==> flow/design.v <==
module MAC (
  input  wire        clk    ,
  input  wire        rst    ,
  input  wire [ 7:0] a_in   ,
  input  wire [ 7:0] w_in   ,
  input  wire [23:0] sum_in ,
  output reg  [23:0] sum_out,
  output wire [ 7:0] a_out  ,
  output wire [ 7:0] w_out
);
  reg [7:0] a_reg, w_reg;
  wire [23:0] sum    ;
  wire [15:0] product;
  assign product = a_reg * w_reg;
  assign sum     = sum_in + product;
  assign a_out   = a_reg;
  assign w_out   = w_reg;
  always @(posedge clk) begin
    a_reg   <= a_in;
    w_reg   <= w_in;
    sum_out <= sum;
  end
endmodule
module Quantization (
  input  wire [23:0] data_in ,
  output wire [ 7:0] data_out
);
  assign data_out = data_in < 255 ? data_in : 255;
endmodule
module Activation (
  input  wire [7:0] data_in ,
  input  wire [7:0] thresh  ,
  output wire [7:0] data_out
);
  assign data_out = data_in < thresh ? 0 : data_in;
endmodule
module Array #(parameter N = 4) (
  input  wire       clk          ,
  input  wire       rst          ,
  input  wire       start        ,
  input  wire [8*N-1:0] a_in    ,
  input  wire [8*N-1:0] w_in    ,
  output wire [8*N-1:0] y_out   ,
  output wire       ready        ,
  output wire       done
);
  wire [ 7:0] mac_a_in   [0:N-1][0:N-1];
  wire [ 7:0] mac_w_in   [0:N-1][0:N-1];
  wire [23:0] mac_sum_in [0:N-1][0:N-1];
  wire [23:0] mac_sum_out[0:N-1][0:N-1];
  wire [ 7:0] mac_a_out  [0:N-1][0:N-1];
  wire [ 7:0] mac_w_out  [0:N-1][0:N-1];
  wire [7:0] quantization[0:N-1];
  wire [7:0] activation  [0:N-1];
  parameter IDLE         = 2'b00;
  parameter LOAD_WEIGHTS = 2'b01;
  parameter COMPUTE      = 2'b10;
  parameter DONE         = 2'b11;
  reg [ 1:0] state, next_state;
  reg [31:0] counter;
  always @(posedge clk or posedge rst) begin
    if (rst) begin
      state <= IDLE;
    end else begin
      state <= next_state;
    end
  end
  always @(*) begin
    case (state)
      IDLE : begin
        next_state <= start ? LOAD_WEIGHTS : IDLE;
      end
      LOAD_WEIGHTS : begin
        next_state <= counter == N-1 ? COMPUTE : LOAD_WEIGHTS;
      end
      COMPUTE : begin
        next_state <= counter == 4*N-1 ? DONE : COMPUTE;
      end
      DONE : begin
        next_state <= IDLE;
      end
      default : next_state <= IDLE;
    endcase
  end
  assign ready = state == IDLE;
  assign done  = state == DONE;
  always @(posedge clk or posedge rst) begin
    if (rst) begin
      counter <= 0;
    end else begin
      if (state == IDLE) begin
        counter <= 0;
      end else begin
        counter <= counter + 1;
      end
    end
  end
  generate
    for (genvar i = 0; i < N; i = i + 1) begin
      for (genvar j = 0; j < N; j = j + 1) begin
        MAC mac_i_j (
          .clk(clk),
          .rst(rst),
          .a_in(mac_a_in[i][j]),
          .w_in(mac_w_in[i][j]),
          .sum_in(mac_sum_in[i][j]),
          .sum_out(mac_sum_out[i][j]),
          .a_out(mac_a_out[i][j]),
          .w_out(mac_w_out[i][j])
        );
        if (j != N-1) begin
          assign mac_a_in[i][j+1] = mac_a_out[i][j];
        end
        if (i != N-1) begin
          assign mac_sum_in[i+1][j] = mac_sum_out[i][j];
        end
        if (i > 0)
          assign mac_w_in[i][j] = state == LOAD_WEIGHTS ? mac_w_out[i-1][j] : mac_w_out[i][j];
      end
      assign mac_sum_in[0][i] = 0;
      assign mac_a_in[i][0]   = a_in[8*i+:8];
      assign mac_w_in[0][i]   = state == LOAD_WEIGHTS ? w_in[8*i+:8] : mac_w_out[0][i];
    end
  endgenerate
  generate
    for (genvar i = 0; i < N; i = i + 1) begin
      Quantization quantization_i (
        .data_in(mac_sum_out[N-1][i]),
        .data_out(quantization[i])
      );
      Activation activation_i (
        .data_in (quantization[i]),
        .thresh  (10             ),
        .data_out(activation[i]  )
      );
      assign y_out[8*i+:8] = activation[i];
    end
  endgenerate
endmodule
module top #(parameter N = 4) (
  input  wire           clk  ,
  input  wire           rst  ,
  input  wire           start,
  input  wire [8*N-1:0] a_in ,
  input  wire [8*N-1:0] w_in ,
  output wire [8*N-1:0] y_out,
  output wire           ready,
  output wire           done
);
  Array #(.N(N)) dut (
    .clk  (clk  ),
    .rst  (rst  ),
    .start(start),
    .a_in (a_in ),
    .w_in (w_in ),
    .y_out(y_out),
    .ready(ready),
    .done (done )
  );
endmodule
==> flow/run.sh <==
#!/bin/bash
# the make line also repeats each setting of config.mk as NAME=value (left out here)
make -C /OpenROAD-flow-scripts/flow DESIGN_CONFIG=/design/flow/config.mk WORK_HOME=/design/flow/orfs CLKGATE_MAP_FILE= finish
==> flow/config.mk <==
export PLATFORM = sky130hd
export DESIGN_NAME = top
export DESIGN_NICKNAME = top
export VERILOG_FILES = /design/flow/design.v
export SDC_FILE = /design/flow/constraint.sdc
export NUM_CORES = 4
export LEC_CHECK = 0
export ABC_AREA = 1
export CAP_MARGIN = 20
export CORE_MARGIN = 2
export CORE_UTILIZATION = 72
export CTS_CLUSTER_SIZE = 57
export PLACE_DENSITY = 0.64
export SETUP_SLACK_MARGIN = -0.09
export SLEW_MARGIN = 20
==> flow/constraint.sdc <==
create_clock -name core_clock -period 3.46 [get_ports {clk}]
set_input_delay 0.6920 -clock core_clock [delete_from_list [all_inputs] [get_ports {clk}]]
set_output_delay 0.6920 -clock core_clock [all_outputs]
set_load 0.01 [all_outputs]
==> out/results.ini, run 1 <==
[status]
status=complete, but fails checks
violations=negative setup slack

[timing]
worstMarginPinSlew_ps=1020
min_period_ps=5170
tns_ps=-109930
drv_slew=0
timing.slew.headroom_pct=32.0
finalCritPeriodShare_pct=149
hold_viol=0
fin_skew_ps=36.6
finalSetupViolCount=199
rsz0062_at_grt=yes
layout_setup_ws_ps=-1710
fmax_mhz=193

[yosys]
top_area_share_pct=26.1
synth.distinct_cells=36
yosys-stat-cells=7297
flop_cell=dfxtp_1
synthMuxAreaShare_pct=0
syn_area_per_cell_um2=7.87
yosys.stat.seqShare_pct=22.5
edf_count=128
synth_area_leader_cell=fa_1
synth_cells=7297
xor_share_pct=1.79
area_leaders=fa_1 26%, inv_1 15%, dfxtp_1 14%, ha_1 13%, nand2_1 12%
yosys_register_bits=572
syn_area_um2=57400
synth_warnings=2
syn-num-nets=8725
ys_chip_area_um2=57400
yosys.area_share.simple_pct=16.4
top_cell=inv_1
ys_sh_adder_pct=39.4
common_cells=2259 x inv_1, 1821 x nand2_1, 748 x fa_1
ys_top_logic_family=adder cells
aoi_share_pct=3.37
synth-async-reset-ratio_pct=6.29

[global_routing]
grt_busiest_layer=met2
use_met3_pct=4.92
use_met1_pct=44.5
grt_pass1_vias=51900
grt_usage_pct=37.2
grt_max_degree=53
antenna_found_initial=13
overflow=0
grt_pass1_wl_um=247000
use_met2_pct=67.2

[detailed_routing]
ant_nets=0
drc=0
avgViaCountPerCell=5.88
wl_um=200000
wl_per_cell_um=21.7
vias=54200
drtIter0Drc=6416
drt_pass1_iterations=14

[hold_path]
hold_path_class=in2async

[worst_setup_path]
critPathLaunch=dut.genblk1[2].genblk1[1].mac_i_j.w_reg[3]
critPathMaxStageDelay_ps=860
worstSetupPathType=reg2reg
critical_path.max_fanout=4
cp-start-kind=flip-flop
crit_family=adder cells
end_kind=flip-flop
cp.arrival_ps=5720
r2r_start=dut.genblk1[2].genblk1[1].mac_i_j.w_reg[3]
rr_endpoint=dut.genblk1[2].genblk1[1].mac_i_j.sum_out[16]
crit_chain=buf_6 > nand2_4 > fa_1 > inv_2 > fa_2 > fa_1 > inv_2 > fa_1 > inv_1 > ha_4 > a21oi_4 > o21bai_2 > a21oi_2 > nand2_1 > nand2_1 > nand2_1
ff2ff_path_depth=16
r2r_setup_slack_ps=-1710
endpoint=dut.genblk1[2].genblk1[1].mac_i_j.sum_out[16]
crit_slowest_cell=fa_1
crit_cells=16
crit_buf_inv=4
cp.required_ps=4010

[place]
port_buffers=100
gp_congestion=0.897
place_ws_ps=-454
hpwl_um=102000

[die]
num_io_pins=101
die_w_um=286
core_um2=79000
fp_util_pct=72.7
die_h_um=286
rows=103
die-area_um2=82000

[cts]
clk_pin_slew_ps=60
postCtsHoldBufs=0
cts_tree=built
insertion_delay_ps=670
clockRootBuffer=clkbuf_16
clk_path_buf_depth=3
cts.sink_count=572
htreeDepth=3
numCtsBuffers=69

[finish]
area_delta_synth_final_pct=27.1
nNetsFinal=9534

[job]
maxCapViolCount=0
warnings=32

stage by stage:
step                      instances  util [%]  cell area (um2)  hold slack (ps)
after floorplan                7297         -            59600              326
final                          9215      92.4            73000              443
after global routing           9210      92.3            72900              451
after global placement         8837      82.5            65100              441
after CTS                      9106      89.6            70800              426
after detailed placement       8837      82.5            65100              448
per-layer routing:
layer	wire [um]	share of wire (%)	vias up
li1	-	-	22600
met1	65500	33	25200
met4	19000	9.5	14
met5	109	0.055	-
met2	92000	46	4535
met3	23100	12	1861
layout make-up:
type	count	area, um2
antenna	5	12.5
clock buffer	86	1870
clock inverter	39	432
fill	2798	6040
inverter	2261	8490
multi-input combinational	4205	39600
sequential	572	13000
tap	1050	1310
timing repair buffer	997	8270
what timing repair did:
item,in CTS,in global routing
pin swaps,452,322
setup endpoints to repair,178,191
buffers inserted,145,106
resized,649,467
endpoints found under the hold margin,0,0
==> run 2: changes to the inputs <==
Settings changed: ABC_AREA 1 to unset, CELL_PAD_IN_SITES_GLOBAL_PLACEMENT set to 2, CORE_ASPECT_RATIO set to 0.5, CORE_UTILIZATION 72 to 17, CTS_CLUSTER_SIZE 57 to unset, GPL_ROUTABILITY_DRIVEN set to 0, GPL_TIMING_DRIVEN set to 0, HOLD_SLACK_MARGIN set to 0.21, MAX_ROUTING_LAYER set to met4, PLACE_DENSITY 0.64 to unset, SETUP_SLACK_MARGIN -0.09 to unset, SLEW_MARGIN 20 to 5.
Clock period 3.46 ns to 5.0 ns, I/O delays scaled along.
==> run 2 against run 1 <==
  * Flip-flop count did not move
  * Routed wire length fell by 38%
  * Critical path type unchanged
  * Highest routed layer is now met4
  * Now clean on timing, DRC and antenna
  * Synthesized cell count fell by 24%
  * Clock-buffer cell count rose by 9
==> out/results.ini, run 2 <==
[status]
status=timing/DRC/antenna clean

[die]
core_um2=316000  ; +300%
die-area_um2=322000  ; +290%
rows=146  ; +42%
die_w_um=800  ; +180%
num_io_pins=101  ; unchanged
die_h_um=402  ; +40%
fp_util_pct=17.1  ; -56 points

[worst_setup_path]
crit_chain=and2_1 > fa_1 > fa_1 > fa_1 > inv_1 > fa_1 > inv_1 > ha_1 > a2111o_1 > o21ai_1 > o21ai_1 > or4_1 > nand4_1
critPathLaunch=dut.genblk1[1].genblk1[3].mac_i_j.w_reg[7]
worstSetupPathType=reg2reg
crit_buf_inv=2  ; -2
ff2ff_path_depth=13  ; -3
end_kind=flip-flop
endpoint=dut.genblk1[1].genblk1[3].mac_i_j.sum_out[14]
r2r_setup_slack_ps=260  ; +1970 ps
rr_endpoint=dut.genblk1[1].genblk1[3].mac_i_j.sum_out[14]
critPathMaxStageDelay_ps=550  ; -310 ps
crit_family=adder cells
r2r_start=dut.genblk1[1].genblk1[3].mac_i_j.w_reg[7]
cp-start-kind=flip-flop
crit_cells=13  ; -3
cp.required_ps=5600  ; +1590 ps
cp.arrival_ps=5340  ; -380 ps
crit_top_cell=fa_1
crit_slowest_cell=fa_1
critical_path.max_fanout=5  ; +1

[yosys]
area_leaders=fa_1 28%, dfxtp_1 15%, ha_1 14%, inv_1 9.6%, and2_1 7.5%
syn_area_per_cell_um2=9.66  ; +23%
ys_top_logic_family=adder cells
yosys_register_bits=572  ; unchanged
top_area_share_pct=27.8  ; +1.7 points
ys_chip_area_um2=53900  ; -6.1%
flop_cell=dfxtp_1
syn-num-nets=7007  ; -20%
synth_area_leader_cell=fa_1
edf_count=128  ; unchanged
xor_share_pct=3.10  ; +1.3 points
syn_area_um2=53900  ; -6.1%
aoi_share_pct=6.19  ; +2.8 points
synth-async-reset-ratio_pct=6.29  ; unchanged
yosys.stat.seqShare_pct=24.0  ; +1.5 points
synthMuxAreaShare_pct=0.0557  ; +0.056 points
yosys.area_share.simple_pct=14.9  ; -1.5 points
synth_cells=5579  ; -24%
common_cells=1376 x inv_1, 748 x fa_1, 645 x and2_1
top_cell=inv_1
ys_sh_adder_pct=42.0  ; +2.6 points
yosys-stat-cells=5579  ; -24%
synth_warnings=2  ; unchanged
synth.distinct_cells=80  ; +120%

[cts]
clk_pin_slew_ps=70  ; about the same
cts_tree=built
clockRootBuffer=clkbuf_16
insertion_delay_ps=690  ; +20 ps
cts.sink_count=572  ; unchanged
postCtsHoldBufs=0  ; unchanged
numCtsBuffers=74  ; +7.2%
clk_path_buf_depth=3  ; unchanged
htreeDepth=3  ; unchanged

[place]
hpwl_um=102000  ; -0.23%
dp_cells=9899  ; +12%
place_ws_ps=-48.4  ; +406 ps
port_buffers=100  ; unchanged

[timing]
hold_viol=0  ; unchanged
tns_ps=0  ; +109930 ps
fmax_mhz=211  ; +9.1%
fin_skew_ps=32.5  ; -4.08 ps
rsz0062_at_grt=no
finalCritPeriodShare_pct=94.8  ; -55 points
layout_setup_ws_ps=258  ; +1970 ps
drv_slew=0  ; unchanged
timing.slew.headroom_pct=47.3  ; +15 points
worstMarginPinSlew_ps=789  ; -231 ps
min_period_ps=4740  ; -429 ps
finalSetupViolCount=0  ; -100%

[detailed_routing]
avgViaCountPerCell=3.57  ; -39%
vias=35900  ; -34%
drtIter0Drc=1110  ; -83%
wl_um=125000  ; -38%
ant_nets=0  ; unchanged
wl_per_cell_um=12.4  ; -43%
drc=0  ; unchanged
drt_pass1_iterations=4  ; -10

[hold_path]
hold_path_class=reg2reg
min-delay-start=dut.genblk1[1].genblk1[2].mac_i_j.a_reg[5]
hold_end=dut.genblk1[1].genblk1[3].mac_i_j.a_reg[5]
whs_path_depth=0

[finish]
fillers=35100  ; +1200%
area_delta_synth_final_pct=17.0
nNetsFinal=7199  ; -24%
instances_no_fill=10100  ; +9.1%

[job]
warnings=26  ; -19%
maxCapViolCount=0  ; unchanged

[global_routing]
grt_pass1_wl_um=215000  ; -13%
grt_pass1_vias=41000  ; -21%
antenna_found_initial=1  ; -12
overflow=0  ; unchanged
grt_usage_pct=8.45  ; -29 points
grt_max_degree=53  ; unchanged

run 2: repair_timing:
item	4_1_cts	5_1_grt
resized	1	20
setup buffers	0	14
endpoints found under the hold margin	0	0
endpoints found under the setup margin	1	14
run 2: final cells by class:
class,count,area [um2],area share (%)
multi-input combinational,3597,35700,56.6
tap,4218,5280,8.37
antenna,1,2.50,0.00397
inverter,1376,5160,8.19
clock inverter,42,564,0.895
timing repair buffer,116,1160,1.84
buffer,34,143,0.226
sequential,572,12900,20.5
clock buffer,95,2130,3.37
run 2: per-stage QoR:
| stage | util (%) | hold slack [ps] | area [um2] |
|---|---|---|---|
| after global placement | 19.0 | 439 | 60200 |
| after floorplan | - | 329 | 53900 |
| final | 20.0 | 437 | 63100 |
| after global routing | 20.0 | 444 | 63100 |
| after detailed placement | 19.1 | 440 | 60200 |
| after CTS | 19.9 | 440 | 62900 |
run 2: metal layers:
layer  vias to the layer above  wire length (um)  GRT usage (%)  part of all wire (%)
li1                      17600                 -              -                     -
met5                         -                 0              -                     0
met1                     18000             54600           9.79                    44
met4                         0              2640           1.81                   2.1
met2                       185             64700           15.5                    52
met3                       117              2600           1.12                   2.1
==> run 3: changes to the inputs <==
Settings changed: ABC_AREA set to 0, CELL_PAD_IN_SITES_DETAIL_PLACEMENT set to 2, CELL_PAD_IN_SITES_GLOBAL_PLACEMENT 2 to unset, CORE_ASPECT_RATIO 0.5 to unset, CORE_MARGIN 2 to 4, CORE_UTILIZATION 17 to 25, CTS_CLUSTER_DIAMETER set to 333, CTS_CLUSTER_SIZE set to 58, GPL_ROUTABILITY_DRIVEN 0 to 1, GPL_TIMING_DRIVEN 0 to 1, HOLD_SLACK_MARGIN 0.21 to unset, MIN_ROUTING_LAYER set to met2, PLACE_DENSITY set to 0.72, SETUP_SLACK_MARGIN set to 0.59, SLEW_MARGIN 5 to 20, TNS_END_PERCENT set to 15.
Clock period 5.0 ns to 3.03 ns, I/O delays scaled along.
==> run 3 against run 2 <==
  * The flow now stops in 5_1_grt
  * Synthesized cell count is the same
  * Die area shrank 31%
  * Synthesized area stayed put
==> out/results.ini, run 3 <==
[status]
status=did not finish
lastStage=5_1_grt
error=[ERROR GRT-0116] Global routing finished with congestion. Check the congestion regions in the DRC Viewer.

[die]
num_io_pins=101  ; unchanged
fp_util_pct=25.1  ; +8.1 points
rows=170  ; +16%
core_um2=215000  ; -32%
die_w_um=472  ; -41%
die-area_um2=223000  ; -31%
die_h_um=472  ; +17%

[yosys]
syn_area_um2=53900  ; unchanged
yosys.area_share.simple_pct=14.9  ; unchanged
yosys.stat.seqShare_pct=24.0  ; unchanged
flop_cell=dfxtp_1
synth_cells=5579  ; unchanged
synth.distinct_cells=80  ; unchanged
ys_sh_adder_pct=42.0  ; unchanged
edf_count=128  ; unchanged
area_leaders=fa_1 28%, dfxtp_1 15%, ha_1 14%, inv_1 9.6%, and2_1 7.5%
yosys-stat-cells=5579  ; unchanged
synth_warnings=2  ; unchanged
synthMuxAreaShare_pct=0.0557  ; unchanged
top_area_share_pct=27.8  ; unchanged
xor_share_pct=3.10  ; unchanged
syn_area_per_cell_um2=9.66  ; unchanged
yosys_register_bits=572  ; unchanged
aoi_share_pct=6.19  ; unchanged
ys_top_logic_family=adder cells
common_cells=1376 x inv_1, 748 x fa_1, 645 x and2_1
syn-num-nets=7007  ; unchanged
ys_chip_area_um2=53900  ; unchanged
synth-async-reset-ratio_pct=6.29  ; unchanged
synth_area_leader_cell=fa_1
top_cell=inv_1

[global_routing]
grt_usage_pct=58.4
overflow=1754

[cts]
clockRootBuffer=clkbuf_16
numCtsBuffers=13  ; -82%
cts.sink_count=572  ; unchanged
clk_path_buf_depth=3  ; unchanged
htreeDepth=1  ; -2

[place]
hpwl_um=240000  ; +130%
gp_congestion=0.849
port_buffers=100  ; unchanged
dp_cells=9308  ; -6.0%

run 3: layer usage:
metal | overflow | track usage, %
met1 | - | -
met2 | 675 | 61.6
met3 | 671 | 62.7
met4 | 408 | 44.5
met5 | - | -
run 3: per-stage QoR:
step / worst slack (ps) / utilization, % / hold WS (ps) / area (um2)
2_1_floorplan: -1170 / - / 346 / 55000
3_3_place_gp: -1360 / 30.6 / 446 / 65700
3_5_place_dp: -2330 / 30.6 / 472 / 65700
4_1_cts: -1730 / 32.3 / 256 / 69300
run 3: what timing repair did:
action / in CTS
pin swaps: 254
endpoints found under the setup margin: 273
hold buffers: 0
setup buffers: 167
gates resized: 571
==> run 4: changes to the inputs <==
Settings changed: ABC_AREA 0 to unset, CELL_PAD_IN_SITES_DETAIL_PLACEMENT 2 to unset, CORE_MARGIN 4 to 2, CORE_UTILIZATION 25 to 66, CTS_CLUSTER_DIAMETER 333 to unset, CTS_CLUSTER_SIZE 58 to unset, GPL_ROUTABILITY_DRIVEN 1 to unset, GPL_TIMING_DRIVEN 1 to unset, MAX_ROUTING_LAYER met4 to unset, MIN_ROUTING_LAYER met2 to unset, PLACE_DENSITY 0.72 to unset, SETUP_SLACK_MARGIN 0.59 to unset, TNS_END_PERCENT 15 to unset.
Clock period 3.03 ns to 4.08 ns, I/O delays scaled along.
==> run 4 against run 3 <==
  * Now fails the layout checks on negative setup slack
  * Synthesized cell count unchanged
  * Synthesized area stayed put
  * Die area decreased by 62%
==> out/results.ini, run 4 <==
[status]
status=complete, but fails checks
violations=negative setup slack

[timing]
drv_slew=0
finalCritPeriodShare_pct=107
fin_skew_ps=16.4
rsz0062_at_grt=yes
timing.slew.headroom_pct=43.5
finalSetupViolCount=52
worstMarginPinSlew_ps=848
hold_viol=0
fmax_mhz=229
min_period_ps=4360
layout_setup_ws_ps=-279

[worst_setup_path]
r2r_start=dut.genblk1[2].genblk1[2].mac_i_j.w_reg[3]
worstSetupPathType=reg2reg
crit_buf_inv=5
critPathLaunch=dut.genblk1[2].genblk1[2].mac_i_j.w_reg[3]
ff2ff_path_depth=17
cp.arrival_ps=4910
rr_endpoint=dut.genblk1[2].genblk1[2].mac_i_j.sum_out[16]
crit_cells=17
crit_family=adder cells
cp-start-kind=flip-flop
r2r_setup_slack_ps=-280
critPathMaxStageDelay_ps=530
crit_slowest_cell=fa_1
crit_top_cell=fa_1
end_kind=flip-flop
crit_chain=buf_6 > nand2_4 > fa_1 > inv_2 > fa_1 > fa_1 > inv_1 > fa_1 > inv_2 > ha_4 > o21a_1 > o31a_1 > o31a_1 > a311oi_2 > buf_4 > o31ai_4 > xor2_1
cp.required_ps=4630
critical_path.max_fanout=5
endpoint=dut.genblk1[2].genblk1[2].mac_i_j.sum_out[16]

[global_routing]
antenna_found_initial=0
use_met3_pct=3.09
grt_max_degree=53
grt_pass1_vias=40400
use_met2_pct=46.4
use_met1_pct=36.7
grt_busiest_layer=met2
overflow=0
grt_pass1_wl_um=189000
grt_usage_pct=26.9

[detailed_routing]
wl_per_cell_um=15.7
drt_pass1_iterations=5
ant_nets=0
drtIter0Drc=1893
wl_um=119000
avgViaCountPerCell=5.14
vias=39100
drc=0
antenna_cells_inserted=0

[hold_path]
hold_path_class=reg2reg
min-delay-start=dut.genblk1[3].genblk1[0].mac_i_j.a_reg[3]
whs_path_depth=0
hold_end=dut.genblk1[3].genblk1[1].mac_i_j.a_reg[3]

[cts]
htreeDepth=3  ; +2
cts.sink_count=572  ; unchanged
postCtsHoldBufs=0  ; unchanged
cts_tree=built
clk_pin_slew_ps=60
insertion_delay_ps=620
clk_path_buf_depth=3  ; unchanged
clockRootBuffer=clkbuf_16
numCtsBuffers=68  ; +55

[yosys]
synth_area_leader_cell=fa_1
syn-num-nets=7007  ; unchanged
yosys_register_bits=572  ; unchanged
syn_area_per_cell_um2=9.66  ; unchanged
yosys.stat.seqShare_pct=24.0  ; unchanged
synth-async-reset-ratio_pct=6.29  ; unchanged
common_cells=1376 x inv_1, 748 x fa_1, 645 x and2_1
flop_cell=dfxtp_1
ys_chip_area_um2=53900  ; unchanged
synthMuxAreaShare_pct=0.0557  ; unchanged
top_area_share_pct=27.8  ; unchanged
edf_count=128  ; unchanged
top_cell=inv_1
yosys-stat-cells=5579  ; unchanged
xor_share_pct=3.10  ; unchanged
area_leaders=fa_1 28%, dfxtp_1 15%, ha_1 14%, inv_1 9.6%, and2_1 7.5%
synth_warnings=2  ; unchanged
yosys.area_share.simple_pct=14.9  ; unchanged
aoi_share_pct=6.19  ; unchanged
ys_sh_adder_pct=42.0  ; unchanged
synth_cells=5579  ; unchanged
synth.distinct_cells=80  ; unchanged
syn_area_um2=53900  ; unchanged
ys_top_logic_family=adder cells

[finish]
area_delta_synth_final_pct=26.7
seqCellArea_um2=13000
nNetsFinal=7930
post-route-util_pct=84.7
layout.area.comb_um2=39000
fillers=4518
instances_no_fill=7616

[die]
rows=104  ; -39%
num_io_pins=101  ; unchanged
die-area_um2=84000  ; -62%
fp_util_pct=66.8  ; +42 points
die_h_um=290  ; -39%
die_w_um=290  ; -39%
core_um2=80700  ; -62%

[job]
warnings=31
maxCapViolCount=0

[place]
port_buffers=100  ; unchanged
gp_congestion=0.861  ; +1.4%
hpwl_um=87600  ; -63%
dp_cells=7309  ; -21%

## run 4: what timing repair did
item                       in CTS  in global routing
resized                       322                580
setup endpoints to repair      89                115
buffers inserted               96                103
hold endpoints to repair        0                  0
gates cloned                    0                  0
pin swaps                     233                372
## run 4: per-layer routing
layer / vias to the layer above / share of wire, %
li1: 19000 / -
met1: 19200 / 45
met2: 709 / 50
met3: 217 / 3.1
met4: 0 / 2.2
met5: - / 0
## run 4: cell type report
| cell class | instances | area share (%) |
|---|---|---|
| Multi-Input combinational cell | 3597 | 57.1 |
| Sequential cell | 572 | 19.0 |
| Timing Repair Buffer | 887 | 10.8 |
| Inverter | 1376 | 7.56 |
| Clock buffer | 84 | 2.76 |
| Tap cell | 1060 | 1.94 |
| Clock inverter | 40 | 0.800 |
## run 4: per-stage QoR
| stage | worst slack, ps | hold WS, ps | area (um2) | TNS (ps) |
|---|---|---|---|---|
| after detailed placement | -303 | 437 | 60900 | -8940 |
| after global placement | -198 | 434 | 60900 | -4770 |
| after CTS | -231 | 431 | 65400 | -3230 |
| after floorplan | -119 | 346 | 54200 | -434 |
| final | -279 | 431 | 68300 | -5000 |
| after global routing | -402 | 440 | 68300 | -15910 |
==> run 5: changes to the inputs <==
Settings changed: ABC_AREA set to 0, CORE_UTILIZATION 66 to 71, CTS_CLUSTER_DIAMETER set to 145, GPL_ROUTABILITY_DRIVEN set to 0, GPL_TIMING_DRIVEN set to 1, MAX_ROUTING_LAYER set to met4, SETUP_SLACK_MARGIN set to 0.59.
Clock period 4.08 ns to 7.76 ns, I/O delays scaled along.
==> run 5 against run 4 <==
  * Critical path type unchanged
  * The run now finishes clean
  * Synthesized area unchanged
  * Sequential share of layout area up 3.1 points
  * Largest cell class unchanged
  * Clock-buffer cell count up 1
==> out/results.ini, run 5 <==
[global_routing]
overflow=0  ; unchanged
grt_usage_pct=27.7  ; +0.84 points
grt_max_degree=57  ; +7.5%
grt_pass1_wl_um=174000  ; -7.7%
grt_pass1_vias=36500  ; -9.6%
antenna_found_initial=0  ; unchanged

[detailed_routing]
vias=35600  ; -9.0%
met3_length_um=4470  ; +20%
drtIter0Drc=1724  ; -8.9%
drt-met1-wl_um=48200  ; -9.5%
drt_pass1_iterations=6  ; +1
avgViaCountPerCell=5.28  ; +2.7%
drc=0  ; unchanged
wl_per_cell_um=14.9  ; -4.6%
top_layer_used=met4
route.met2.wl_um=46600  ; -22%
antenna_cells_inserted=0  ; unchanged
wl_um=101000  ; -15%
ant_nets=0  ; unchanged

[yosys]
synth-async-reset-ratio_pct=6.29  ; unchanged
ys_top_logic_family=adder cells
synth_area_leader_cell=fa_1
top_cell=inv_1
aoi_share_pct=6.19  ; unchanged
synth_warnings=2  ; unchanged
yosys_register_bits=572  ; unchanged
synthMuxAreaShare_pct=0.0557  ; unchanged
yosys.stat.seqShare_pct=24.0  ; unchanged
yosys-stat-cells=5579  ; unchanged
ys_chip_area_um2=53900  ; unchanged
top_area_share_pct=27.8  ; unchanged
syn_area_um2=53900  ; unchanged
synth.distinct_cells=80  ; unchanged
edf_count=128  ; unchanged
flop_cell=dfxtp_1
xor_share_pct=3.10  ; unchanged
synth_cells=5579  ; unchanged
area_leaders=fa_1 28%, dfxtp_1 15%, ha_1 14%, inv_1 9.6%, and2_1 7.5%
syn_area_per_cell_um2=9.66  ; unchanged
yosys.area_share.simple_pct=14.9  ; unchanged
ys_sh_adder_pct=42.0  ; unchanged
common_cells=1376 x inv_1, 748 x fa_1, 645 x and2_1
syn-num-nets=7007  ; unchanged

[timing]
finalSetupViolCount=0  ; -100%
drv_slew=0  ; unchanged
rsz0062_at_grt=no
fin_skew_ps=20.7  ; +4.28 ps
tns_ps=0  ; +5000 ps
min_period_ps=4620  ; +266 ps
layout_setup_ws_ps=3140  ; +3410 ps
worstMarginPinSlew_ps=850  ; +2.49 ps
hold_viol=0  ; unchanged
timing.slew.headroom_pct=43.3  ; -0.17 points
fmax_mhz=216  ; -5.7%
finalCritPeriodShare_pct=59.6  ; -47 points

[die]
die_w_um=280  ; -3.5%
die_h_um=280  ; -3.5%
rows=101  ; -2.9%
die-area_um2=78100  ; -6.9%
core_um2=75600  ; -6.3%
num_io_pins=101  ; unchanged
fp_util_pct=71.3  ; +4.5 points

[worst_setup_path]
critPathMaxStageDelay_ps=550  ; +20 ps
r2r_start=dut.genblk1[1].genblk1[2].mac_i_j.w_reg[7]
crit_cells=13  ; -4
critPathLaunch=dut.genblk1[1].genblk1[2].mac_i_j.w_reg[7]
ff2ff_path_depth=13  ; -4
r2r_setup_slack_ps=3140  ; +3410 ps
cp-start-kind=flip-flop
crit_family=adder cells
cp.required_ps=8300  ; +3670 ps
rr_endpoint=dut.genblk1[1].genblk1[2].mac_i_j.sum_out[14]
critical_path.max_fanout=9  ; +4
crit_chain=and2_1 > fa_1 > fa_1 > fa_1 > inv_1 > fa_1 > inv_1 > ha_1 > a2111o_1 > o21ai_1 > o21ai_1 > or4_1 > nand4_1
crit_buf_inv=2  ; -3
endpoint=dut.genblk1[1].genblk1[2].mac_i_j.sum_out[14]
cp.arrival_ps=5170  ; +260 ps
end_kind=flip-flop
worstSetupPathType=reg2reg
crit_slowest_cell=fa_1
crit_top_cell=fa_1

[place]
hpwl_um=81300  ; -7.2%
port_buffers=100  ; unchanged
dpl_cell_area_um2=56000  ; -8.1%
place_ws_ps=3120  ; +3430 ps

[finish]
fillers=5373  ; +19%
area_delta_synth_final_pct=8.09
design_area_um2=58300  ; -15%
nNetsFinal=7146  ; -9.9%

[cts]
insertion_delay_ps=610  ; about the same
clk_pin_slew_ps=60  ; about the same
numCtsBuffers=68  ; unchanged
htreeDepth=3  ; unchanged
post_cts_buffers=0  ; -100%
cts.sink_count=572  ; unchanged
postCtsHoldBufs=0  ; unchanged
clk_path_buf_depth=3  ; unchanged
clockRootBuffer=clkbuf_16
ctsResizeCount=0  ; -100%
cts_tree=built

[hold_path]
hold_end=dut.genblk1[1].genblk1[3].mac_i_j.a_reg[7]
min-delay-start=dut.genblk1[1].genblk1[2].mac_i_j.a_reg[7]
whs_path_depth=0  ; unchanged
hold_path_class=reg2reg

[status]
status=timing/DRC/antenna clean

[job]
warnings=28  ; -9.7%
maxCapViolCount=0  ; unchanged

run 5: layout make-up:
class	instances	area, um2	share of cell area, %
multi-input cells	3597	35700	61.3
clock buffers	85	1880	3.23
repair buffers	103	1020	1.76
clock inverters	40	369	0.633
inverters	1376	5160	8.86
well taps	978	1220	2.10
flip-flops and latches	572	12900	22.2
run 5: per-stage QoR:
stage | utilization (%) | hold WS, ps | cells
2_1_floorplan | - | 329 | 5579
3_3_place_gp | 74.1 | 451 | 6626
3_5_place_dp | 74.1 | 454 | 6626
4_1_cts | 77.1 | 455 | 6751
5_1_grt | 77.1 | 477 | 6751
6_report | 77.1 | 458 | 6751
run 5: per-layer routing:
layer	global-route usage, %	vias up
met3	2.91	126
met1	39.2	17300
met2	44.0	689
met5	-	-
li1	-	17500
met4	5.96	0
==> run 6: changes to the inputs <==
Settings changed: ABC_AREA 0 to unset, CELL_PAD_IN_SITES_DETAIL_PLACEMENT set to 0, CELL_PAD_IN_SITES_GLOBAL_PLACEMENT set to 0, CORE_ASPECT_RATIO set to 1.52, CORE_UTILIZATION 71 to 67, CTS_CLUSTER_DIAMETER 145 to 134, GPL_ROUTABILITY_DRIVEN 0 to unset, GPL_TIMING_DRIVEN 1 to 0, MAX_ROUTING_LAYER met4 to met5, MIN_ROUTING_LAYER set to met2, PLACE_DENSITY set to 0.59, SETUP_SLACK_MARGIN 0.59 to unset, TNS_END_PERCENT set to 90.
Clock period 7.76 ns to 2.92 ns, I/O delays scaled along.
==> run 6 against run 5 <==
  * Now fails the layout checks on negative setup slack
  * Synthesized area stayed put
  * Via count increased by 51%
  * Non-clock buffer count increased by 479
  * Sequential share of layout area fell by 2.5 points
  * Critical path depth is 1 higher
  * Global-route usage up 18 points
  * Final area increased by 14%
  * Critical endpoint is now dut.genblk1[1].genblk1[1].mac_i_j.sum_out[16]
==> out/results.ini, run 6 <==
[timing]
layout_setup_ws_ps=-1680  ; -4810 ps
hold_viol=0  ; unchanged
drv_slew=0  ; unchanged
min_period_ps=4600  ; -25.3 ps
finalCritPeriodShare_pct=157  ; +98 points
fmax_mhz=217  ; +0.55%
rsz0062_at_grt=yes
timing.slew.headroom_pct=42.4  ; -0.93 points
worstMarginPinSlew_ps=857  ; +6.77 ps
fin_skew_ps=28.4  ; +7.69 ps
finalSetupViolCount=246  ; +246
hold-worst-slack_ps=348  ; -110 ps

[yosys]
area_leaders=fa_1 28%, dfxtp_1 15%, ha_1 14%, inv_1 9.6%, and2_1 7.5%
yosys.stat.seqShare_pct=24.0  ; unchanged
yosys_register_bits=572  ; unchanged
yosys-stat-cells=5579  ; unchanged
aoi_share_pct=6.19  ; unchanged
syn_area_per_cell_um2=9.66  ; unchanged
edf_count=128  ; unchanged
ys_top_logic_family=adder cells
top_area_share_pct=27.8  ; unchanged
syn-num-nets=7007  ; unchanged
synth_area_leader_cell=fa_1
synth_cells=5579  ; unchanged
top_cell=inv_1
syn_area_um2=53900  ; unchanged
yosys.area_share.simple_pct=14.9  ; unchanged
synth_warnings=2  ; unchanged
flop_cell=dfxtp_1
xor_share_pct=3.10  ; unchanged
common_cells=1376 x inv_1, 748 x fa_1, 645 x and2_1
ys_sh_adder_pct=42.0  ; unchanged
synth-async-reset-ratio_pct=6.29  ; unchanged
synthMuxAreaShare_pct=0.0557  ; unchanged
synth.distinct_cells=80  ; unchanged
ys_chip_area_um2=53900  ; unchanged

[detailed_routing]
drc=0  ; unchanged
avgViaCountPerCell=7.39  ; +40%
wl_um=129000  ; +28%
wl_per_cell_um=17.8  ; +19%
ant_nets=0  ; unchanged
vias=53800  ; +51%
drtIter0Drc=10900  ; +530%
drt_pass1_iterations=8  ; +2

[hold_path]
hold_end=dut.genblk1[0].genblk1[0].mac_i_j.a_reg[3]
whs_path_depth=1  ; +1
hold_path_class=in2reg
min-delay-start=a_in[3]

[die]
die_h_um=354  ; +27%
rows=128  ; +27%
die-area_um2=82800  ; +5.9%
core_um2=79900  ; +5.8%
die_w_um=234  ; -16%
num_io_pins=101  ; unchanged
fp_util_pct=67.5  ; -3.9 points

[cts]
cts_tree=built
cts.sink_count=572  ; unchanged
numCtsBuffers=59  ; -13%
insertion_delay_ps=670  ; +60 ps
clk_pin_slew_ps=70  ; about the same
clk_path_buf_depth=3  ; unchanged
clockRootBuffer=clkbuf_16
postCtsHoldBufs=0  ; unchanged
htreeDepth=2  ; -1

[job]
warnings=31  ; +11%
maxCapViolCount=0  ; unchanged

[worst_setup_path]
cp.required_ps=3440  ; -4860 ps
critPathMaxStageDelay_ps=520  ; -30 ps
r2r_setup_slack_ps=-1680  ; -4810 ps
end_kind=flip-flop
rr_endpoint=dut.genblk1[1].genblk1[1].mac_i_j.sum_out[16]
cp.arrival_ps=5120  ; -50 ps
endpoint=dut.genblk1[1].genblk1[1].mac_i_j.sum_out[16]
crit_top_cell=fa_1
crit_cells=14  ; +1
r2r_start=dut.genblk1[1].genblk1[1].mac_i_j.w_reg[7]
cp-start-kind=flip-flop
ff2ff_path_depth=14  ; +1
critical_path.max_fanout=6  ; -3
crit_chain=buf_4 > and2_1 > fa_1 > fa_1 > inv_1 > fa_1 > fa_1 > inv_1 > ha_1 > a21o_1 > a41oi_2 > o21ai_2 > a21oi_2 > xor2_4
crit_buf_inv=3  ; +1
worstSetupPathType=reg2reg
critPathLaunch=dut.genblk1[1].genblk1[1].mac_i_j.w_reg[7]
crit_slowest_cell=fa_1
crit_family=adder cells

[finish]
instances_no_fill=7278  ; +7.8%
nNetsFinal=7616  ; +6.6%
area_delta_synth_final_pct=23.6
fillers=4701  ; -13%

[global_routing]
overflow=0  ; unchanged
grt_max_degree=48  ; -16%
grt_usage_pct=46.1  ; +18 points
antenna_found_initial=1  ; +1
grt_pass1_vias=60200  ; +65%
grt_pass1_wl_um=208000  ; +20%

[status]
violations=negative setup slack
status=complete, but fails checks

[place]
dp_cells=6721  ; +1.4%
port_buffers=100  ; unchanged
gp_congestion=0.891
hpwl_um=91700  ; +13%

==> run 6: area by class of cell <==
class / instances / area [um2] / share of cell area [%]
Multi-Input combinational cell: 3597 / 39800 / 59.8
Tap cell: 1040 / 1300 / 1.95
Timing Repair Buffer: 551 / 4850 / 7.28
Buffer: 31 / 282 / 0.423
Inverter: 1376 / 5160 / 7.75
Clock inverter: 35 / 390 / 0.586
Sequential cell: 572 / 13100 / 19.7
Clock buffer: 74 / 1670 / 2.50
Antenna cell: 2 / 5.00 / 0.00751
==> run 6: what timing repair did <==
| item | in CTS | in global routing |
|---|---|---|
| setup buffers | 313 | 154 |
| endpoints found under the setup margin | 247 | 249 |
| resized | 325 | 476 |
| pin swaps | 241 | 330 |
==> run 6: metal layers <==
metal	vias to the layer above	global-route usage (%)	part of all wire, %
li1	18300	-	-
met1	19900	-	0
met2	13300	65.1	56
met3	2313	46.2	29
met4	6	14.6	15
met5	-	1.83	0.054
==> run 6: per-stage QoR <==
| stage | util [%] | cell area [um2] | setup TNS [ps] | worst slack [ps] |
|---|---|---|---|---|
| final | 83.3 | 66600 | -221810 | -1680 |
| after floorplan | - | 55900 | -131650 | -1280 |
| after global routing | 83.3 | 66600 | -256040 | -1800 |
| after detailed placement | 72.8 | 58200 | -211210 | -1710 |
| after global placement | 72.8 | 58200 | -226490 | -1650 |
| after CTS | 79.9 | 63800 | -204730 | -1480 |
==> run 7: changes to the inputs <==
Settings changed: ABC_AREA set to 1, CELL_PAD_IN_SITES_DETAIL_PLACEMENT 0 to unset, CELL_PAD_IN_SITES_GLOBAL_PLACEMENT 0 to 2, CORE_ASPECT_RATIO 1.52 to 0.5, CORE_UTILIZATION 67 to 17, CTS_CLUSTER_DIAMETER 134 to unset, GPL_ROUTABILITY_DRIVEN set to 0, MAX_ROUTING_LAYER met5 to met4, MIN_ROUTING_LAYER met2 to unset, PLACE_DENSITY 0.59 to unset, SLEW_MARGIN 20 to 5, TNS_END_PERCENT 90 to unset.
Clock period 2.92 ns to 5.0 ns, I/O delays scaled along.
==> run 7 against run 6 <==
  * The run now finishes clean
  * Routed wire length is 13% higher
  * Sequential share of layout area is 0.31 points lower
  * Synthesized area is 6.5% higher
  * Register-to-register slack better by 2000 ps
==> out/results.ini, run 7 <==
[job]
maxCapViolCount=0  ; unchanged
warnings=26  ; -16%

[yosys]
ys_chip_area_um2=57400  ; +6.5%
synth_cells=7297  ; +31%
yosys-stat-cells=7297  ; +31%
yosys.area_share.simple_pct=16.4  ; +1.5 points
synthMuxAreaShare_pct=0  ; -0.056 points
aoi_share_pct=3.37  ; -2.8 points
synth_area_leader_cell=fa_1
top_area_share_pct=26.1  ; -1.7 points
edf_count=128  ; unchanged
synth_warnings=2  ; unchanged
syn_area_um2=57400  ; +6.5%
common_cells=2259 x inv_1, 1821 x nand2_1, 748 x fa_1
synth.distinct_cells=36  ; -55%
flop_cell=dfxtp_1
yosys_register_bits=572  ; unchanged
ys_sh_adder_pct=39.4  ; -2.6 points
area_leaders=fa_1 26%, inv_1 15%, dfxtp_1 14%, ha_1 13%, nand2_1 12%
syn-num-nets=8725  ; +25%
top_cell=inv_1
ys_top_logic_family=adder cells
syn_area_per_cell_um2=7.87  ; -19%
synth-async-reset-ratio_pct=6.29  ; unchanged
yosys.stat.seqShare_pct=22.5  ; -1.5 points
xor_share_pct=1.79  ; -1.3 points

[cts]
insertion_delay_ps=700  ; +30 ps
clockRootBuffer=clkbuf_16
postCtsHoldBufs=0  ; unchanged
clk_path_buf_depth=3  ; unchanged
cts_tree=built
post_cts_buffers=0  ; -100%
numCtsBuffers=77  ; +31%
cts.sink_count=572  ; unchanged
htreeDepth=3  ; +1
ctsResizeCount=0  ; -100%
clk_pin_slew_ps=60  ; about the same

[timing]
rsz0062_at_grt=no
finalCritPeriodShare_pct=93.6  ; -64 points
min_period_ps=4680  ; +82.3 ps
drv_slew=0  ; unchanged
hold_viol=0  ; unchanged
worstMarginPinSlew_ps=717  ; -140 ps
timing.slew.headroom_pct=52.2  ; +9.8 points
fin_skew_ps=41.7  ; +13.3 ps
fmax_mhz=214  ; -1.8%
finalSetupViolCount=0  ; -100%

[place]
port_buffers=100  ; unchanged
dp_cells=11900  ; +77%
hpwl_um=126000  ; +38%

[die]
die_w_um=826  ; +250%
fp_util_pct=17.1  ; -50 points
rows=150  ; +17%
die-area_um2=343000  ; +310%
core_um2=335000  ; +320%
num_io_pins=101  ; unchanged
die_h_um=415  ; +17%

[detailed_routing]
vias=41300  ; -23%
avgViaCountPerCell=3.43  ; -54%
wl_per_cell_um=12.1  ; -32%
ant_nets=0  ; unchanged
drtIter0Drc=1556  ; -86%
drc=0  ; unchanged
wl_um=146000  ; +13%
drt_pass1_iterations=6  ; -2

[worst_setup_path]
crit_chain=clkbuf_1 > nand2_1 > fa_1 > inv_1 > fa_1 > inv_1 > fa_1 > fa_1 > inv_1 > ha_1 > nand2_1 > o21ai_1 > nand2_1 > nand2_1 > nand2_1 > nand3_1 > nand2_1
crit_family=adder cells
cp.arrival_ps=5250  ; +130 ps
end_kind=flip-flop
crit_buf_inv=4  ; +1
crit_cells=17  ; +3
crit_slowest_cell=dfxtp_1
endpoint=dut.genblk1[2].genblk1[1].mac_i_j.sum_out[13]
rr_endpoint=dut.genblk1[2].genblk1[1].mac_i_j.sum_out[13]
r2r_start=dut.genblk1[2].genblk1[1].mac_i_j.a_reg[5]
cp-start-kind=flip-flop
cp.required_ps=5570  ; +2130 ps
crit_top_cell=nand2_1
ff2ff_path_depth=17  ; +3
r2r_setup_slack_ps=320  ; +2000 ps
critPathMaxStageDelay_ps=530  ; about the same
critical_path.max_fanout=8  ; +2
critPathLaunch=dut.genblk1[2].genblk1[1].mac_i_j.a_reg[5]
worstSetupPathType=reg2reg

[finish]
post-route-util_pct=19.9  ; -63 points
fillers=37900  ; +710%
instances_no_fill=12000  ; +65%
nNetsFinal=8907  ; +17%
area_delta_synth_final_pct=16.3

[global_routing]
antenna_found_initial=4  ; +3
grt_max_degree=49  ; +2.1%
grt_pass1_wl_um=243000  ; +17%
overflow=0  ; unchanged
grt_usage_pct=9.08  ; -37 points
grt_pass1_vias=45000  ; -25%

[status]
status=timing/DRC/antenna clean

[hold_path]
whs_path_depth=0  ; -1
hold_end=dut.genblk1[0].genblk1[2].mac_i_j.a_reg[7]
hold_path_class=reg2reg
min-delay-start=dut.genblk1[0].genblk1[1].mac_i_j.a_reg[7]

run 7: final cells by class:
type	instances	area, um2	share of cell area, %
multi-input combinational	4205	35000	52.4
sequential	572	12900	19.4
inverter	2261	8490	12.7
tap	4484	5610	8.41
clock buffer	96	2140	3.21
timing repair buffer	103	1080	1.61
buffer	259	998	1.50
clock inverter	47	507	0.759
antenna	1	2.50	0.00375
run 7: metal layers:
| metal | vias to the layer above | global-route usage (%) | part of all wire, % | wire length, um |
|---|---|---|---|---|
| met5 | - | - | 0 | 0 |
| met1 | 19600 | 11.0 | 46 | 66700 |
| met2 | 251 | 16.2 | 50 | 72900 |
| met4 | 0 | 1.90 | 2.1 | 3130 |
| met3 | 128 | 1.17 | 2.3 | 3380 |
| li1 | 21300 | - | - | - |
run 7: through the flow:
| step | cell area [um2] | hold slack [ps] | TNS (ps) | setup slack [ps] |
|---|---|---|---|---|
| after floorplan | 57400 | 326 | 0 | 1110 |
| after global placement | 64000 | 339 | -126420 | -1230 |
| after detailed placement | 64100 | 336 | 0 | 308 |
| after CTS | 66700 | 353 | 0 | 310 |
| after global routing | 66700 | 361 | 0 | 54.5 |
| final | 66700 | 353 | 0 | 319 |
==> run 8: changes to the inputs <==
Settings changed: ABC_AREA 1 to 0, CELL_PAD_IN_SITES_DETAIL_PLACEMENT set to 2, CELL_PAD_IN_SITES_GLOBAL_PLACEMENT 2 to unset, CORE_ASPECT_RATIO 0.5 to unset, CORE_MARGIN 2 to 7, CORE_UTILIZATION 17 to 25, CTS_CLUSTER_DIAMETER set to 333, GPL_ROUTABILITY_DRIVEN 0 to 1, GPL_TIMING_DRIVEN 0 to 1, MIN_ROUTING_LAYER set to met2, PLACE_DENSITY set to 0.72, SETUP_SLACK_MARGIN set to 0.59, SLEW_MARGIN 5 to 20.
Clock period 5.0 ns to 3.03 ns, I/O delays scaled along.
==> run 8 against run 7 <==
  * The run now fails in 5_1_grt
  * Die area shrank 33%
  * Synthesized area shrank 6.1%
  * Synthesized cell count shrank 24%
==> out/results.ini, run 8 <==
[yosys]
synth_cells=5579  ; -24%
aoi_share_pct=6.19  ; +2.8 points
synthMuxAreaShare_pct=0.0557  ; +0.056 points
top_cell=inv_1
top_area_share_pct=27.8  ; +1.7 points
ys_top_logic_family=adder cells
synth.distinct_cells=80  ; +120%
xor_share_pct=3.10  ; +1.3 points
yosys.area_share.simple_pct=14.9  ; -1.5 points
syn_area_um2=53900  ; -6.1%
yosys-stat-cells=5579  ; -24%
yosys_register_bits=572  ; unchanged
ys_chip_area_um2=53900  ; -6.1%
synth_warnings=2  ; unchanged
synth_area_leader_cell=fa_1
yosys.stat.seqShare_pct=24.0  ; +1.5 points
syn_area_per_cell_um2=9.66  ; +23%
common_cells=1376 x inv_1, 748 x fa_1, 645 x and2_1
synth-async-reset-ratio_pct=6.29  ; unchanged
flop_cell=dfxtp_1
area_leaders=fa_1 28%, dfxtp_1 15%, ha_1 14%, inv_1 9.6%, and2_1 7.5%
edf_count=128  ; unchanged
ys_sh_adder_pct=42.0  ; +2.6 points
syn-num-nets=7007  ; -20%

[cts]
cts.sink_count=572  ; unchanged
clockRootBuffer=clkbuf_16
postCtsHoldBufs=0  ; unchanged
clk_path_buf_depth=3  ; unchanged
numCtsBuffers=75  ; -2.6%
htreeDepth=3  ; unchanged

[place]
gp_congestion=0.854
dp_cells=9333  ; -21%
place_ws_ps=-2360  ; -2660 ps
port_buffers=100  ; unchanged
hpwl_um=249000  ; +97%

[die]
fp_util_pct=25.1  ; +8.0 points
core_um2=214000  ; -36%
die-area_um2=229000  ; -33%
die_w_um=478  ; -42%
rows=170  ; +13%
die_h_um=478  ; +15%
num_io_pins=101  ; unchanged

[status]
error=[ERROR GRT-0116] Global routing finished with congestion. Check the congestion regions in the DRC Viewer.
status=did not finish
lastStage=5_1_grt

[global_routing]
grt_usage_pct=75.4
overflow=5562

## run 8: what timing repair did
item | 4_1_cts
setup buffers | 330
gates cloned | 0
endpoints found under the setup margin | 274
pin swaps | 541
resized | 1189
## run 8: layer usage
metal | overflow | track usage [%]
met5 | - | -
met4 | 917 | 60.2
met3 | 2938 | 81.1
met2 | 1707 | 78.5
met1 | - | -
## run 8: stage by stage
stage / setup TNS [ps] / instance area, um2 / utilization, %
2_1_floorplan: -110180 / 56100 / -
3_3_place_gp: -163960 / 66800 / 31.2
3_5_place_dp: -285160 / 66800 / 31.2
4_1_cts: -269350 / 76600 / 35.7
==> run 9: changes to the inputs <==
Settings changed: ABC_AREA 0 to unset, CELL_PAD_IN_SITES_DETAIL_PLACEMENT 2 to unset, CORE_MARGIN 7 to 2, CORE_UTILIZATION 25 to 72, CTS_CLUSTER_DIAMETER 333 to unset, CTS_CLUSTER_SIZE set to 90, GPL_ROUTABILITY_DRIVEN 1 to unset, GPL_TIMING_DRIVEN 1 to unset, MAX_ROUTING_LAYER met4 to unset, MIN_ROUTING_LAYER met2 to unset, PLACE_DENSITY 0.72 to unset, PLACE_DENSITY_LB_ADDON set to 0.02, SETUP_SLACK_MARGIN 0.59 to 0.72.
Clock period 3.03 ns to 2.52 ns, I/O delays scaled along.
==> run 9 against run 8 <==
  * Die area decreased by 66%
  * The run again fails in 5_1_grt
  * Synthesized area unchanged
  * Synthesized cell count unchanged
==> out/results.ini, run 9 <==
[yosys]
flop_cell=dfxtp_1
aoi_share_pct=6.19  ; unchanged
xor_share_pct=3.10  ; unchanged
syn_area_um2=53900  ; unchanged
syn_area_per_cell_um2=9.66  ; unchanged
ys_sh_adder_pct=42.0  ; unchanged
syn-num-nets=7007  ; unchanged
synth.distinct_cells=80  ; unchanged
synth_warnings=2  ; unchanged
synth-async-reset-ratio_pct=6.29  ; unchanged
synth_cells=5579  ; unchanged
top_cell=inv_1
area_leaders=fa_1 28%, dfxtp_1 15%, ha_1 14%, inv_1 9.6%, and2_1 7.5%
ys_top_logic_family=adder cells
top_area_share_pct=27.8  ; unchanged
yosys.area_share.simple_pct=14.9  ; unchanged
yosys_register_bits=572  ; unchanged
ys_chip_area_um2=53900  ; unchanged
common_cells=1376 x inv_1, 748 x fa_1, 645 x and2_1
yosys.stat.seqShare_pct=24.0  ; unchanged
edf_count=128  ; unchanged
yosys-stat-cells=5579  ; unchanged
synthMuxAreaShare_pct=0.0557  ; unchanged
synth_area_leader_cell=fa_1

[place]
port_buffers=100  ; unchanged
gp_congestion=0.894  ; +4.6%
dp_cells=7471  ; -20%
hpwl_um=98200  ; -61%

[die]
die_w_um=278  ; -42%
die_h_um=278  ; -42%
core_um2=74300  ; -65%
fp_util_pct=72.5  ; +47 points
die-area_um2=77100  ; -66%
rows=100  ; -41%
num_io_pins=101  ; unchanged

[cts]
htreeDepth=3  ; unchanged
cts.sink_count=572  ; unchanged
clockRootBuffer=clkbuf_16
clk_path_buf_depth=3  ; unchanged
numCtsBuffers=66  ; -12%

[status]
status=did not finish
lastStage=5_1_grt
error=[ERROR GRT-0232] Routing congestion too high. Check the congestion heatmap in the GUI.

[global_routing]
grt_usage_pct=73.4
overflow=11

## run 9: timing repair
item | in CTS
pin swaps | 335
hold endpoints to repair | 0
resized | 401
setup endpoints to repair | 293
buffers inserted | 138
hold buffers | 0
## run 9: stage by stage
| step | cell area (um2) | setup WS (ps) |
|---|---|---|
| 3_5_place_dp | 64600 | -1870 |
| 2_1_floorplan | 56200 | -1680 |
| 4_1_cts | 69400 | -1800 |
| 3_3_place_gp | 64600 | -1750 |
## run 9: routing by layer
metal  overflow  track usage [%]
met1          0             70.9
met2          1             93.9
met3          2             56.0
met4          8             76.8
met5          0             15.6
==> run 10: changes to the inputs <==
Settings changed: ABC_AREA set to 1, CAP_MARGIN 20 to 5, CELL_PAD_IN_SITES_DETAIL_PLACEMENT set to 1, CELL_PAD_IN_SITES_GLOBAL_PLACEMENT set to 2, CORE_ASPECT_RATIO set to 0.5, CORE_UTILIZATION 72 to 17, CTS_CLUSTER_SIZE 90 to unset, GPL_ROUTABILITY_DRIVEN set to 0, GPL_TIMING_DRIVEN set to 0, MAX_ROUTING_LAYER set to met4, PLACE_DENSITY_LB_ADDON 0.02 to unset, SETUP_SLACK_MARGIN 0.72 to unset, SLEW_MARGIN 20 to 5, TNS_END_PERCENT set to 5.
Clock period 2.52 ns to 5.0 ns, I/O delays scaled along.
==> run 10 against run 9 <==
  * Now clean on timing, DRC and antenna
  * Synthesized cell count rose by 31%
  * Die area rose to 4.4 times the previous value
  * Synthesized area rose by 6.5%
==> out/results.ini, run 10 <==
[global_routing]
grt_pass1_wl_um=254000
antenna_found_initial=7
grt_usage_pct=9.48
grt_pass1_vias=47200
grt_max_degree=49
overflow=0

[yosys]
syn_area_um2=57400  ; +6.5%
xor_share_pct=1.79  ; -1.3 points
synth.distinct_cells=36  ; -55%
syn_area_per_cell_um2=7.87  ; -19%
synth_cells=7297  ; +31%
yosys.stat.seqShare_pct=22.5  ; -1.5 points
edf_count=128  ; unchanged
area_leaders=fa_1 26%, inv_1 15%, dfxtp_1 14%, ha_1 13%, nand2_1 12%
synthMuxAreaShare_pct=0  ; -0.056 points
yosys.area_share.simple_pct=16.4  ; +1.5 points
common_cells=2259 x inv_1, 1821 x nand2_1, 748 x fa_1
synth-async-reset-ratio_pct=6.29  ; unchanged
synth_area_leader_cell=fa_1
flop_cell=dfxtp_1
ys_top_logic_family=adder cells
synth_warnings=2  ; unchanged
syn-num-nets=8725  ; +25%
yosys_register_bits=572  ; unchanged
ys_sh_adder_pct=39.4  ; -2.6 points
aoi_share_pct=3.37  ; -2.8 points
ys_chip_area_um2=57400  ; +6.5%
top_cell=inv_1
yosys-stat-cells=7297  ; +31%
top_area_share_pct=26.1  ; -1.7 points

[worst_setup_path]
r2r_start=dut.genblk1[1].genblk1[2].mac_i_j.a_reg[5]
rr_endpoint=dut.genblk1[1].genblk1[2].mac_i_j.sum_out[15]
crit_cells=17
crit_chain=clkbuf_1 > nand2_1 > fa_1 > inv_1 > fa_1 > inv_1 > fa_1 > fa_1 > inv_1 > ha_1 > nand2_1 > o21ai_0 > nand2_1 > nand2_1 > nand2_1 > nand3_1 > nand2_1
cp.required_ps=5570
critPathLaunch=dut.genblk1[1].genblk1[2].mac_i_j.a_reg[5]
crit_buf_inv=4
cp.arrival_ps=5230
crit_slowest_cell=fa_1
cp-start-kind=flip-flop
crit_family=adder cells
critPathMaxStageDelay_ps=560
end_kind=flip-flop
crit_top_cell=nand2_1
critical_path.max_fanout=8
r2r_setup_slack_ps=340
worstSetupPathType=reg2reg
ff2ff_path_depth=17
endpoint=dut.genblk1[1].genblk1[2].mac_i_j.sum_out[15]

[detailed_routing]
vias=42300
ant_nets=0
drt_pass1_iterations=5
wl_per_cell_um=12.7
wl_um=153000
drtIter0Drc=1396
drc=0
avgViaCountPerCell=3.52

[die]
die-area_um2=343000  ; +340%
die_w_um=826  ; +200%
core_um2=335000  ; +350%
die_h_um=415  ; +49%
num_io_pins=101  ; unchanged
rows=150  ; +50%
fp_util_pct=17.1  ; -55 points

[cts]
post_cts_buffers=0  ; -100%
numCtsBuffers=78  ; +18%
insertion_delay_ps=720
ctsResizeCount=0  ; -100%
cts.sink_count=572  ; unchanged
cts_tree=built
htreeDepth=3  ; unchanged
clk_pin_slew_ps=60
clockRootBuffer=clkbuf_16
postCtsHoldBufs=0  ; unchanged
clk_path_buf_depth=3  ; unchanged

[timing]
min_period_ps=4660
finalSetupViolCount=0
hold_viol=0
worstMarginPinSlew_ps=716
fin_skew_ps=48.5
fmax_mhz=215
layout_setup_ws_ps=341
finalCritPeriodShare_pct=93.2
drv_slew=0
timing.slew.headroom_pct=52.3
rsz0062_at_grt=no

[finish]
post-route-util_pct=20.0
fillers=40300
area_delta_synth_final_pct=16.5
nNetsFinal=8908

[place]
port_buffers=100  ; unchanged
place_ws_ps=257  ; +2130 ps
hpwl_um=133000  ; +35%

[hold_path]
hold_end=dut.genblk1[0].genblk1[1].mac_i_j.a_reg[0]
min-delay-start=dut.genblk1[0].genblk1[0].mac_i_j.a_reg[0]
hold_path_class=reg2reg
whs_path_depth=0

[job]
warnings=26
maxCapViolCount=0

[status]
status=timing/DRC/antenna clean

## run 10: routing by layer
| layer | GRT usage [%] | vias to the layer above | share of wire, % |
|---|---|---|---|
| met4 | 1.95 | 0 | 2.2 |
| met3 | 1.10 | 138 | 1.9 |
| li1 | - | 21300 | - |
| met2 | 17.2 | 222 | 51 |
| met1 | 11.3 | 20600 | 45 |
| met5 | - | - | 0 |
## run 10: area by class of cell
| class | count | area [um2] | share of cell area (%) |
|---|---|---|---|
| Tap cell | 4484 | 5610 | 8.39 |
| Buffer | 259 | 998 | 1.49 |
| Multi-Input combinational cell | 4205 | 35000 | 52.3 |
| Clock buffer | 93 | 2120 | 3.17 |
| Timing Repair Buffer | 103 | 1080 | 1.61 |
| Sequential cell | 572 | 12900 | 19.3 |
| Inverter | 2261 | 8490 | 12.7 |
| Antenna cell | 1 | 2.50 | 0.00374 |
| Clock inverter | 52 | 646 | 0.966 |
## run 10: stage by stage
step	TNS, ps	cell area, um2	std cells	hold WS (ps)
3_5_place_dp	0	64100	11900	337
4_1_cts	0	66900	12000	351
3_3_place_gp	-126420	64000	11900	339
6_report	0	66900	12000	349
5_1_grt	0	66900	12000	359
2_1_floorplan	0	57400	7297	326
